== run 1 ==
==> flow/design.v <==
module AMBA_APB(
  input logic pclk,
  input logic prst_n,
  input logic [4:0] paddr,
  input logic pselx,
  input logic penable,
  input logic pwrite,
  input logic [31:0] pwdata,
  output logic pready,
  output logic [31:0] prdata
);
  reg [31:0] mem[31:0];
  typedef enum {
    IDLE    = 0,
    SETUP   = 1,
    ACCESS  = 2,
    XXX     = 3
  } state_e;
  state_e state, next;
  always_ff @(posedge pclk or negedge prst_n)
    if (!prst_n)  state <= IDLE;
    else          state <= next;
  always_comb begin
    next = XXX;
    case (state)
      IDLE: begin
        if (pselx & !penable) next = SETUP;
        else                  next = IDLE;
      end
      SETUP: begin
        if (penable & pselx)  next = ACCESS;
      end
      ACCESS: begin
        if (pready)           next = IDLE;
        else                  next = ACCESS;
      end
      default: begin
        next = IDLE;
      end
    endcase
  end
  always_ff @(posedge pclk or negedge prst_n) begin
    if (!prst_n) begin
      pready <= 0;
      prdata <= 0;
    end
    else begin
      if (next == ACCESS) begin
        if (pwrite) begin
          mem[paddr] <= pwrite ? pwdata : mem[paddr];
        end
        else begin
          prdata     <= mem[paddr];
        end
        pready       <= 1;
      end
      else begin
        pready       <= 0;
      end
    end
  end
endmodule
make LEC_CHECK=0 ABC_AREA=1 CAP_MARGIN=15 CORE_MARGIN=2 CORE_UTILIZATION=40 HOLD_SLACK_MARGIN=0.02 SETUP_SLACK_MARGIN=0.17 SLEW_MARGIN=15 finish   # period 5.0 ns
run.sh (not shown) runs the stock make flow with config.mk's settings and CLKGATE_MAP_FILE=.
What run 2 does differently from run 1 at the input level:
- ABC_AREA now 0, was 1
- HOLD_SLACK_MARGIN now 0.23, was 0.02
- CELL_PAD_IN_SITES_GLOBAL_PLACEMENT now 2, previously not set
- CORE_MARGIN now 5, was 2
- CORE_ASPECT_RATIO now 1.54, previously not set
- GPL_TIMING_DRIVEN now 0, previously not set
- SETUP_SLACK_MARGIN no longer set, was 0.17
### Flow results
Run 2 completed every stage of the flow, and the final layout passed the timing, DRC and antenna checks. Per the comparison of run 2 with run 1, cell depth of the worst flop-to-flop path shows an increase of 2, core utilization at floorplan shows a reduction of 0.18 points, setup slack shows a reduction of 0.84 ns. [compare] base=run 1 new=run 2: chip area in the Yosys report now smaller, area of combinational cells with multiple inputs now smaller. Looking only at final area, and setting everything else aside, the lower value of run 1 and run 2 goes to run 2.
Here is what was changed in the inputs of run 3 compared with run 2.
- removing CORE_ASPECT_RATIO (formerly 1.54)
- changing CORE_UTILIZATION from 40 to 70
- removing CELL_PAD_IN_SITES_GLOBAL_PLACEMENT (formerly 2)
- changing CORE_MARGIN from 5 to 2
- removing GPL_TIMING_DRIVEN (formerly 0)
- setting SETUP_SLACK_MARGIN to 0.47 for the first time
- changing SLEW_MARGIN from 15 to 20
- removing HOLD_SLACK_MARGIN (formerly 0.23)
- changing the clock period (ns, I/O delays scaled along) from 5.0 to 1.97
## What came out
Run 3 completed end to end; final checks failed (setup timing).
Higher global-route met2 utilization was reported by run 3, not run 2.
Comparing run 2 and run 3, wire length after detailed routing is higher on run 2.
The higher global-route wire length before repair of run 2 and run 3 is in run 2.
There was hardly any difference in register clock-pin slew on the reported worst setup and hold paths between run 2 and run 3.
Summary: with run 2 as the reference, internal power summed over all cells in run 3 moved up by more than 100%.
Run 3 ended up with a higher area growth from synthesis to final layout than run 2 did.
Number of clock buffer instances in the layout for run 3 is higher than for run 2.

---

Starts from the design.v that is shown in full above.
clock: 3.51 ns
lec_check: 0
cap_margin: 20
core_margin: 2
core_utilization: 26
place_density: 0.6
slew_margin: 20
The first run finished with timing, DRC and antenna clean.
Change:
ABC_AREA = 1   (was not set)
CORE_UTILIZATION = 70   (was 26)
CTS_CLUSTER_SIZE = 73   (was not set)
clock period = 2.0 ns   (was 3.51 ns; I/O delays follow)
Effect: The new run completed, yet does not pass: setup timing; die area fell by 60%; cell count is higher by 0.53%; design area rises by 8.3%; global-route usage went up by 27 points; register-to-register slack degrades by 1.1 ns; hold slack gains 0.15 ns.
Change:
ABC_AREA = not set   (was 1)
CORE_UTILIZATION = 40   (was 70)
CTS_CLUSTER_SIZE = not set   (was 73)
HOLD_SLACK_MARGIN = 0.02   (was not set)
PLACE_DENSITY = not set   (was 0.6)
SETUP_SLACK_MARGIN = 0.17   (was not set)
clock period = 5.0 ns   (was 2.0 ns; I/O delays follow)
This time the run completed without violations.
Combinational power came out lower by 70%.
First-iteration DRC count came out lower by 40%.
Total power came out lower by 61%.
Non-clock buffer count came out lower by 242.
Die area came out higher by 62%.
Via count came out lower by 23%.
Flip-flop count stays the same.
Setup slack improves by 1.8 ns.
Cell area came out lower by 12%.
Wire length came out lower by 2.4%.
Register-to-register slack improves by 2.2 ns.
Change:
ABC_AREA = 1   (was not set)
CAP_MARGIN = 15   (was 20)
CELL_PAD_IN_SITES_GLOBAL_PLACEMENT = 2   (was not set)
CORE_ASPECT_RATIO = 1.27   (was not set)
CORE_MARGIN = 6   (was 2)
CTS_CLUSTER_DIAMETER = 276   (was not set)
GPL_TIMING_DRIVEN = 0   (was not set)
HOLD_SLACK_MARGIN = 0.23   (was 0.02)
MAX_ROUTING_LAYER = met4   (was not set)
SETUP_SLACK_MARGIN = not set   (was 0.17)
SLEW_MARGIN = 15   (was 20)
After rerunning: The new run completed with no timing, DRC or antenna violations. Clock-buffer cell count climbs by 5. Fmax drops by 20%. Routed wire length climbs by about 14%. Power climbs by about 2.6%.

---

## build 36
Starts from the design.v that is shown in full above.
clock: 2.03 ns
lec_check: 0
abc_area: 1
cap_margin: 0
core_margin: 2
core_utilization: 72
cts_cluster_diameter: 172
cts_cluster_size: 10
place_density: 0.6
slew_margin: 20
Build 36 -> stages 100% | layout checks FAIL | setup timing
### build 36 -> build 32
- CTS_CLUSTER_SIZE: 10 -> unset
- CAP_MARGIN: 0 -> 20
- CELL_PAD_IN_SITES_DETAIL_PLACEMENT: unset -> 0
- CORE_ASPECT_RATIO: unset -> 0.56
- CELL_PAD_IN_SITES_GLOBAL_PLACEMENT: unset -> 0
- CORE_UTILIZATION: 72 -> 61
- PLACE_DENSITY_LB_ADDON: unset -> 0.12
- TNS_END_PERCENT: unset -> 40
- CTS_CLUSTER_DIAMETER: 172 -> unset
- MIN_ROUTING_LAYER: unset -> met1
- GPL_ROUTABILITY_DRIVEN: unset -> 1
- PLACE_DENSITY: 0.6 -> unset
- the clock period (ns, I/O delays scaled along): 2.03 -> 2.45
## What came out
- Against build 36, the final cell area of build 32 is lower.
- The met2 layer usage reported by global route of build 32 falls short of that of build 36 by 18 points.
- Build 32 finished every stage and its layout cleared the timing, DRC and antenna checks.
- Build 32 vs. build 36: sequential power went down; area of the core went up; horizontal die size went up; post-route fraction of the period consumed by the critical path went down; via count went down.
- Cmp build 32 and build 36 / net total in the final layout / higher: build 36
diff inputs: build 32 => build 4
- swapping 61 for 72 in CORE_UTILIZATION
- putting CTS_CLUSTER_DIAMETER at 235 where nothing was set
Findings:
- Build 4 reports its launch point of the critical path as pready while build 32 reports paddr[0].
- Summary — global-route wire length before repair, build 4 relative to build 32: higher, by 5.0 mm.
- Diff build 32 and build 4: slew at the pin with the worst max-slew slack higher in build 32
- Build 4 -> stages 100% | layout checks FAIL | setup timing
- The number of failing setup endpoints in the final timing report number comes out lower for build 32 vs build 4.
- On worst-case setup margin in the final layout, build 4 does worse than build 32.
- Compared to build 32, build 4 has total negative setup slack 3160 ps lower.
- Status: setup clock skew after layout parity (build 4, build 32)
- In build 4 relative to build 32, top achievable clock speed had gone down by a few percent.
- Power after layout went down slightly going from build 32 to build 4.
- Of build 32 and build 4, the lower setup slack after placement belongs to build 4.
- On share of synthesized area occupied by flip-flops and latches, build 32 and build 4 are basically level.
- The top routing layer in use comes out met5 in one run and met4 in the other, namely in build 4 and build 32 respectively.

---

Setup of amber:
// AMBA_APB: RTL as listed in full above, without the edits since
clock: 2.18 ns
lec_check: 0
abc_area: 0
cap_margin: 20
cell_pad_in_sites_detail_placement: 2
cell_pad_in_sites_global_placement: 1
core_aspect_ratio: 1.65
core_margin: 6
core_utilization: 64
cts_cluster_size: 82
gpl_routability_driven: 0
gpl_timing_driven: 0
hold_slack_margin: 0.12
max_routing_layer: met4
min_routing_layer: met2
place_density: 0.67
setup_slack_margin: -0.2
slew_margin: 20
tns_end_percent: 10
detailed placement (3_5_place_dp): amber exited with error
Input-level comparison between nickel and amber:
- CORE_ASPECT_RATIO changed from 1.65 to 0.56
- SETUP_SLACK_MARGIN removed (was -0.2)
- PLACE_DENSITY_LB_ADDON newly set to 0.21
- CORE_UTILIZATION changed from 64 to 16
- GPL_ROUTABILITY_DRIVEN changed from 0 to 1
- TNS_END_PERCENT changed from 10 to 35
- CTS_CLUSTER_SIZE removed (was 82)
- PLACE_DENSITY removed (was 0.67)
Findings:
| nickel | all stages done | FAIL | setup timing |
Relative to amber, initial core utilization has decreased by 49 points in nickel.
Between amber and nickel, the difference in floorplan net count is negligible.
The number of standard cells reported by yosys was comparable across amber and nickel.
Summary: placeable core region, nickel worse than amber
Between amber and nickel, the synthesized cell count does not differ in any meaningful way.
The die used by nickel is larger than the one used by amber.
Number of rows created at floorplan: amber and nickel compared, higher one is nickel
Status: mean area per synthesized cell parity (amber, nickel)
Die extent in x went up by more than 100% going from amber to nickel.
## Diff of input files: fjord against nickel
- a change of CAP_MARGIN from 20 to 40
- a change of TNS_END_PERCENT from 35 to 40
- a change of CELL_PAD_IN_SITES_DETAIL_PLACEMENT from 2 to 0
- a change of CORE_ASPECT_RATIO from 0.56 to 1.72
- a change of CORE_MARGIN from 6 to 2
- a deleted PLACE_DENSITY_LB_ADDON that had been 0.21
- a deleted MAX_ROUTING_LAYER that had been met4
- a change of MIN_ROUTING_LAYER from met2 to met1
- a change of CORE_UTILIZATION from 16 to 70
- a deleted GPL_TIMING_DRIVEN that had been 0
- a deleted HOLD_SLACK_MARGIN that had been 0.12
- a change of the clock period (ns, I/O delays scaled along) from 2.18 to 1.95
==> comparison <==
Design area on fjord is ahead of nickel. Clock skew (fjord over nickel): decrease, 27 ps. Looking at area overhead of the layout relative to synthesis across nickel and fjord, the one that comes out higher is nickel. Diff nickel -> fjord | clock tree buffer count of the final layout | down by a few percent. In nickel the implementation completed, yet the final layout does not meet the checks, the culprit being setup timing. fjord: flow complete, layout not clean; failing: setup timing. Relative to nickel, overall global routing resource usage has increased by 25 points in fjord. Reported for nickel and fjord, cell count after synthesis turned out identical to the last digit. The vertical die dimension in fjord is 0.822 times that in nickel. Total of plain and repair buffers excluding clock buffers grows slightly when moving from nickel to fjord.
The following lists how raven was set up differently from fjord:
- swapping 1 for 0 in CELL_PAD_IN_SITES_GLOBAL_PLACEMENT
- swapping 70 for 71 in CORE_UTILIZATION
- swapping 1.72 for 0.56 in CORE_ASPECT_RATIO
- swapping 40 for 5 in CAP_MARGIN
- swapping 40 for 100 in TNS_END_PERCENT
- swapping 0 for 1 in ABC_AREA
- putting PLACE_DENSITY at 0.64 where nothing was set
- swapping 1.95 for 2.68 in the clock period (ns, I/O delays scaled along)
raven vs fjord, number of vias in the routed layout went up by 6.5%. Per the final summary, raven finished and its layout is clean on timing, DRC and antenna. Complete run, failing final checks: fjord, reason setup timing. fjord and raven ended up with nearly the same global-route wire length before repair. Measured against each other, fjord and raven differ in combinational gate power, the lower figure coming from raven. Compared with fjord, in raven setup skew after layout level, post-route worst hold slack decreased by 330 ps relative to the old numbers. raven vs. fjord: final-layout fill cell count went up by about 60%, sequential cell count was more or less identical.

---

// AMBA_APB: RTL as listed in full above, without the edits since
make LEC_CHECK=0 CAP_MARGIN=20 CORE_MARGIN=2 CORE_UTILIZATION=40 PLACE_DENSITY=0.6 SLEW_MARGIN=20 finish   # period 3.51 ns
Then changed:
--- a/flow/config.mk
+++ b/flow/config.mk
@@ -10 +10 @@
-export CORE_UTILIZATION = 40
+export CORE_UTILIZATION = 9
==> flow/constraint.sdc (replaced) <==
create_clock -name core_clock -period 5.06 [get_ports {pclk}]
set_input_delay 1.0120 -clock core_clock [delete_from_list [all_inputs] [get_ports {pclk}]]
set_output_delay 1.0120 -clock core_clock [all_outputs]
set_load 0.01 [all_outputs]
After rerunning: Synthesized area does not change. Wire length is higher by 11%. Hold slack gains 0.21 ns. Final cell count grows by 110%. Clock skew barely changes. Cell area goes up by 8.0%.

---

## oak
// AMBA_APB: RTL as listed in full above, without the edits since
Settings: LEC_CHECK=0, ABC_AREA=0, CAP_MARGIN=20, CELL_PAD_IN_SITES_DETAIL_PLACEMENT=0, CELL_PAD_IN_SITES_GLOBAL_PLACEMENT=1, CORE_ASPECT_RATIO=0.92, CORE_MARGIN=2, CORE_UTILIZATION=72, GPL_ROUTABILITY_DRIVEN=1, MIN_ROUTING_LAYER=met1, PLACE_DENSITY=0.35, SETUP_SLACK_MARGIN=0.55, SLEW_MARGIN=20, TNS_END_PERCENT=40; clock period 2.03 ns.
oak did not make it past 5_1_grt, where a tool error ended it.
### oak -> cedar
==> flow/config.mk <==
export PLATFORM = sky130hd
export DESIGN_NAME = AMBA_APB
export DESIGN_NICKNAME = AMBA_APB
export VERILOG_FILES = /design/flow/design.v
export SDC_FILE = /design/flow/constraint.sdc
export NUM_CORES = 4
export LEC_CHECK = 0
export CAP_MARGIN = 20
export CORE_MARGIN = 2
export CORE_UTILIZATION = 40
export PLACE_DENSITY = 0.6
export SLEW_MARGIN = 20
==> flow/constraint.sdc <==
create_clock -name core_clock -period 5.0 [get_ports {pclk}]
set_input_delay 1.0000 -clock core_clock [delete_from_list [all_inputs] [get_ports {pclk}]]
set_output_delay 1.0000 -clock core_clock [all_outputs]
set_load 0.01 [all_outputs]
Findings:
cedar closes out successfully: all stages finished, all timing, DRC and antenna checks passed. For the placed wire-length estimate after detailed placement, cedar came in 7.7 mm lower than oak did. Row width of the chip: cedar higher / oak lower. Comparing oak against cedar, there is no change at all in synthesized area. Post-place instance area: cedar < oak. cedar reports a lower floorplan utilization than oak does. Area of the die, cedar vs oak: up by more than half. Per the comparison of cedar with oak, vertical die dimension climbed 39%; number of buffers inserted to repair setup after CTS decreased 22; number of buffers added by the clock tree synthesis step shows an increase of 8; instance count after placement with tap cells included has increased; number of rows created at floorplan saw an increase.

---

// AMBA_APB: RTL as listed in full above, without the edits since
Settings: LEC_CHECK=0, ABC_AREA=1, CAP_MARGIN=5, CORE_MARGIN=2, CORE_UTILIZATION=72, CTS_CLUSTER_SIZE=73, HOLD_SLACK_MARGIN=0.29, PLACE_DENSITY=0.6, SETUP_SLACK_MARGIN=0.58, SLEW_MARGIN=20; clock period 2.0 ns.
The first run completed and failed the layout checks on setup timing.
Next try:
CAP_MARGIN = 0   (was 5)
CTS_CLUSTER_DIAMETER = 172   (was default)
CTS_CLUSTER_SIZE = 10   (was 73)
HOLD_SLACK_MARGIN = default   (was 0.29)
SETUP_SLACK_MARGIN = 0.52   (was 0.58)
clock period = 2.23 ns   (was 2.0 ns; I/O delays follow)
=>
- The new run finished but fails on setup timing
- via count decreases by 4.7%
- critical path depth decreases by 3
- design area decreases by 0.86%
- synthesized cell count does not change
- sequential share of layout area increases by 0.48 points
- clock power decreases by about 9%
- final cell count decreases by 0.59%
- setup slack improved by 0.18 ns
- routed wire length decreases by 9.2%
- die size is unchanged
- power decreases by 11%
Power and IR drop assume default switching activity.
